==> run Y <==
==> flow/design.v (excerpt) <==
module sorting_system(
    input wire clk,              
    input wire rst_n,            
    input wire btn_manual_1,     
    input wire btn_manual_2,     
    input wire sensor_out,
    output wire s0, s1,
    output wire s2, s3,
    output wire led_r, led_g, led_b,
    input wire ir_sensor,        
    output wire servo_pwm_1,     
    output wire servo_pwm_2,     
    output wire led_ir_status    
);
    wire [1:0] detected_color;  
    tcs3200_core_v3 #(
        .SAMPLE_TIME(2500)
    ) color_sensor_inst (
        .clk(clk), .rst_n(rst_n),
        .sensor_out(sensor_out),
        .s0(s0), .s1(s1), .s2(s2), .s3(s3),
        .color_id(detected_color),
        .led_r(led_r), .led_g(led_g), .led_b(led_b)
    );
    reg ir_s1, ir_s2;
    wire ir_edge;
    always @(posedge clk) begin
        if (rst_n) begin
            ir_s1 <= 1'b1;
            ir_s2 <= 1'b1;
        end else begin
            ir_s1 <= ir_sensor;
            ir_s2 <= ir_s1;
        end
    end
    assign ir_edge = (ir_s2 == 1'b1 && ir_s1 == 1'b0);
    assign led_ir_status = ~ir_s2;  
    reg trig_1, trig_2;
    always @(posedge clk) begin
        if (rst_n) begin
            trig_1 <= 0;
            trig_2 <= 0;
        end else begin
            trig_1 <= 0;
            trig_2 <= 0;
            if (ir_edge) begin
                if (detected_color == 2'd1) trig_1 <= 1;
                else if (detected_color == 2'd2) trig_2 <= 1;
            end
        end
    end
    servo_core #(
        .START_DELAY(26250),
        .HOLD_TIME(30000)
    ) servo_1_inst (
        .clk(clk), .rst_n(rst_n),
        .activate(trig_1 | btn_manual_1),
        .pwm_out(servo_pwm_1)
    );
    servo_core #(
        .START_DELAY(50000),
        .HOLD_TIME(30000)
    ) servo_2_inst (
        .clk(clk), .rst_n(rst_n),
        .activate(trig_2 | btn_manual_2),
        .pwm_out(servo_pwm_2)
    );
endmodule
clock: 8.0 ns
lec_check: 0
abc_area: 1
cap_margin: 40
cell_pad_in_sites_global_placement: 0
core_aspect_ratio: 1.67
core_margin: 2
core_utilization: 40
cts_cluster_size: 54
gpl_routability_driven: 0
gpl_timing_driven: 0
hold_slack_margin: -0.08
min_routing_layer: met2
place_density: 0.75
setup_slack_margin: 2.33
slew_margin: 20
run.sh (not shown) runs the stock make flow with config.mk's settings and CLKGATE_MAP_FILE=.
==> inputs of run M, as changes to run Y <==
GPL_TIMING_DRIVEN = not set   (was 0)
HOLD_SLACK_MARGIN = 0.1   (was -0.08)
==> qor summary <==
| item | run M | run Y |
|---|---|---|
| Result of the run | finished clean | finished clean |
| Clock share of power | 43.8% | 42.3% |
| Final worst setup slack | 4.29 ns | 4.01 ns |
| Slowest stage delay, CP | 0.59 ns | 0.96 ns |
| Worst setup startpoint | color_sensor_inst.r_val[17] | rst_n |
| Layout clock area frac | 5.28% | 4.99% |
| Clock network power consumption | 0.00189 W | 0.00179 W |
| Max Fanout on Critical Path | 7 | 10 |
| Internal Pwr Total | 0.00316 W | 0.00310 W |
| Max-Slew Margin vs Limit | 38.9% | 36.7% |
| Crit path DRT | 8.41 ns | 8.44 ns |
| Multi-input combinational cell area | 12500 um^2 | 12500 um^2 |
| Combined global-route utilization of all metal layers | 30.9% | 31.7% |
| Layout clock buffers | 49 | 56 |
| Destination of the worst register-to-register timing path | color_sensor_inst.led_b | color_sensor_inst.led_g |


==> 03-27 <==
==> flow/design.v <==
`timescale 1ns / 1ps
module sorting_system(
    input wire clk,              
    input wire rst_n,            
    input wire btn_manual_1,     
    input wire btn_manual_2,     
    input wire sensor_out,
    output wire s0, s1,
    output wire s2, s3,
    output wire led_r, led_g, led_b,
    input wire ir_sensor,        
    output wire servo_pwm_1,     
    output wire servo_pwm_2,     
    output wire led_ir_status    
);
    wire [1:0] detected_color;  
    tcs3200_core_v3 #(
        .SAMPLE_TIME(2500)
    ) color_sensor_inst (
        .clk(clk), .rst_n(rst_n),
        .sensor_out(sensor_out),
        .s0(s0), .s1(s1), .s2(s2), .s3(s3),
        .color_id(detected_color),
        .led_r(led_r), .led_g(led_g), .led_b(led_b)
    );
    reg ir_s1, ir_s2;
    wire ir_edge;
    always @(posedge clk) begin
        if (rst_n) begin
            ir_s1 <= 1'b1;
            ir_s2 <= 1'b1;
        end else begin
            ir_s1 <= ir_sensor;
            ir_s2 <= ir_s1;
        end
    end
    assign ir_edge = (ir_s2 == 1'b1 && ir_s1 == 1'b0);
    assign led_ir_status = ~ir_s2;  
    reg trig_1, trig_2;
    always @(posedge clk) begin
        if (rst_n) begin
            trig_1 <= 0;
            trig_2 <= 0;
        end else begin
            trig_1 <= 0;
            trig_2 <= 0;
            if (ir_edge) begin
                if (detected_color == 2'd1) trig_1 <= 1;
                else if (detected_color == 2'd2) trig_2 <= 1;
            end
        end
    end
    servo_core #(
        .START_DELAY(26250),
        .HOLD_TIME(30000)
    ) servo_1_inst (
        .clk(clk), .rst_n(rst_n),
        .activate(trig_1 | btn_manual_1),
        .pwm_out(servo_pwm_1)
    );
    servo_core #(
        .START_DELAY(50000),
        .HOLD_TIME(30000)
    ) servo_2_inst (
        .clk(clk), .rst_n(rst_n),
        .activate(trig_2 | btn_manual_2),
        .pwm_out(servo_pwm_2)
    );
endmodule
module tcs3200_core_v3(
    input clk, rst_n, sensor_out,
    output wire s0, s1,
    output reg s2, s3,
    output reg [1:0] color_id,
    output reg led_r, led_g, led_b
);
    assign s0 = 1; assign s1 = 1;  
    parameter SAMPLE_TIME = 12500000;  
    localparam RED=0, BLUE=1, GREEN=2;
    reg [1:0] state;
    reg [31:0] timer, counter;
    reg [31:0] r_val, g_val, b_val;
    reg s_in_d, s_in_d2;
    wire s_edge = s_in_d & ~s_in_d2;
    always @(posedge clk) begin
        if (rst_n) begin s_in_d <= 1'b0; s_in_d2 <= 1'b0; end
        else begin s_in_d <= sensor_out; s_in_d2 <= s_in_d; end
    end
    always @(posedge clk) begin
        if (rst_n) begin
            state <= RED; timer <= 0; counter <= 0; s2 <= 0; s3 <= 0;
            r_val <= 0; g_val <= 0; b_val <= 0;
            color_id <= 0; led_r<=0; led_g<=0; led_b<=0;
        end else begin
            if (timer < SAMPLE_TIME) begin
                timer <= timer + 1;
                if (s_edge) counter <= counter + 1;
            end else begin
                timer <= 0; counter <= 0;
                case(state)
                    RED: begin r_val <= counter; state <= BLUE; s2<=0; s3<=1; end
                    BLUE: begin b_val <= counter; state <= GREEN; s2<=1; s3<=1; end
                    GREEN: begin
                        g_val <= counter; state <= RED; s2<=0; s3<=0;
                        if ((r_val + g_val + b_val) > 1000) begin
                            if(r_val > g_val && r_val > b_val) begin
                                color_id <= 1; led_r<=1; led_g<=0; led_b<=0;
                            end else if(g_val > r_val && g_val > b_val) begin
                                color_id <= 2; led_r<=0; led_g<=1; led_b<=0;
                            end else if(b_val > r_val && b_val > g_val) begin
                                color_id <= 3; led_r<=0; led_g<=0; led_b<=1;
                            end
                        end else begin
                             led_r<=0; led_g<=0; led_b<=0;
                        end
                    end
                    default: begin state <= RED; s2<=0; s3<=0; end
                endcase
            end
        end
    end
endmodule
module servo_core #(
    parameter START_DELAY = 0,       
    parameter HOLD_TIME = 125000000  
)(
    input clk, rst_n, activate,
    output reg pwm_out
);
    parameter PWM_TOP = 2500;        
    parameter MIN_PULSE = 62;        
    parameter TARGET_PULSE = 146;    
    parameter STEP = 1;              
    reg [31:0] cnt;
    reg [31:0] duty;
    localparam IDLE=0, WAIT_DELAY=1, MOVE=2, HOLD=3, RETURN=4;
    reg [2:0] state;
    reg [31:0] general_timer;  
    always @(posedge clk) begin
        if (rst_n) begin
            state <= IDLE; duty <= MIN_PULSE; general_timer <= 0;
            cnt <= 0; pwm_out <= 0;
        end else begin
            if (cnt < PWM_TOP) cnt <= cnt + 1; else cnt <= 0;
            pwm_out <= (cnt < duty) ? 1 : 0;
            case(state)
                IDLE: begin
                    duty <= MIN_PULSE;
                    general_timer <= 0;
                    if (activate) begin
                        if (START_DELAY > 0) state <= WAIT_DELAY;
                        else state <= MOVE;
                    end
                end
                WAIT_DELAY: begin
                    if (general_timer < START_DELAY) begin
                        general_timer <= general_timer + 1;
                    end else begin
                        general_timer <= 0;
                        state <= MOVE;
                    end
                end
                MOVE: begin
                    if (duty < TARGET_PULSE) duty <= duty + STEP;
                    else begin
                        duty <= TARGET_PULSE;
                        general_timer <= 0;
                        state <= HOLD;
                    end
                end
                HOLD: begin
                    if (general_timer < HOLD_TIME) general_timer <= general_timer + 1;
                    else state <= RETURN;
                end
                RETURN: begin
                    if (duty > MIN_PULSE) duty <= duty - STEP;
                    else state <= IDLE;
                end
                default: state <= IDLE;
            endcase
        end
    end
endmodule
==> flow/run.sh <==
#!/bin/bash
# the make line also repeats each setting of config.mk as NAME=value (left out here)
make -C /OpenROAD-flow-scripts/flow DESIGN_CONFIG=/design/flow/config.mk WORK_HOME=/design/flow/orfs CLKGATE_MAP_FILE= finish
==> flow/config.mk <==
export PLATFORM = sky130hd
export DESIGN_NAME = sorting_system
export DESIGN_NICKNAME = sorting_system
export VERILOG_FILES = /design/flow/design.v
export SDC_FILE = /design/flow/constraint.sdc
export NUM_CORES = 4
export LEC_CHECK = 0
export ABC_AREA = 0
export CAP_MARGIN = 20
export CORE_ASPECT_RATIO = 0.92
export CORE_MARGIN = 2
export CORE_UTILIZATION = 64
export GPL_TIMING_DRIVEN = 0
export HOLD_SLACK_MARGIN = -0.03
export PLACE_DENSITY_LB_ADDON = 0.3
export SLEW_MARGIN = 20
==> flow/constraint.sdc <==
create_clock -name core_clock -period 3.09 [get_ports {clk}]
set_input_delay 0.6180 -clock core_clock [delete_from_list [all_inputs] [get_ports {clk}]]
set_output_delay 0.6180 -clock core_clock [all_outputs]
set_load 0.01 [all_outputs]
==> 03-25 (differences from 03-27) <==
ABC_AREA = 1   (was 0)
CAP_MARGIN = 0   (was 20)
CORE_ASPECT_RATIO = default   (was 0.92)
CORE_UTILIZATION = 72   (was 64)
CTS_CLUSTER_DIAMETER = 101   (was default)
GPL_ROUTABILITY_DRIVEN = 0   (was default)
GPL_TIMING_DRIVEN = default   (was 0)
HOLD_SLACK_MARGIN = default   (was -0.03)
PLACE_DENSITY_LB_ADDON = default   (was 0.3)
==> flow/constraint.sdc (replaced) <==
create_clock -name core_clock -period 2.63 [get_ports {clk}]
set_input_delay 0.5260 -clock core_clock [delete_from_list [all_inputs] [get_ports {clk}]]
set_output_delay 0.5260 -clock core_clock [all_outputs]
set_load 0.01 [all_outputs]
==> comparison <==
- Against 03-27, the die area of 03-25 is lower by about 9%.
- Against 03-27, the first-iteration DRC count of 03-25 is lower by about 4%.
- 03-27 produced a layout that fails on setup timing. 03-25 reached the layout checks and failed them: setup timing.
- Against 03-25, the sequential share of layout area of 03-27 is higher by 2.4 points.
- In 03-27 the wire length is smaller than in 03-25, by 5.4%.
- Of 03-25 and 03-27, 03-25 has the higher via count (gap about 10%, measured against 03-27).
- In 03-27 the count of clock-buffer cells in the layout is higher than in 03-25, by 2.
- Between 03-25 and 03-27, the lower critical path depth is in 03-27 (gap 8).
No activity file was given, so power comes from the tool's default toggle rates.
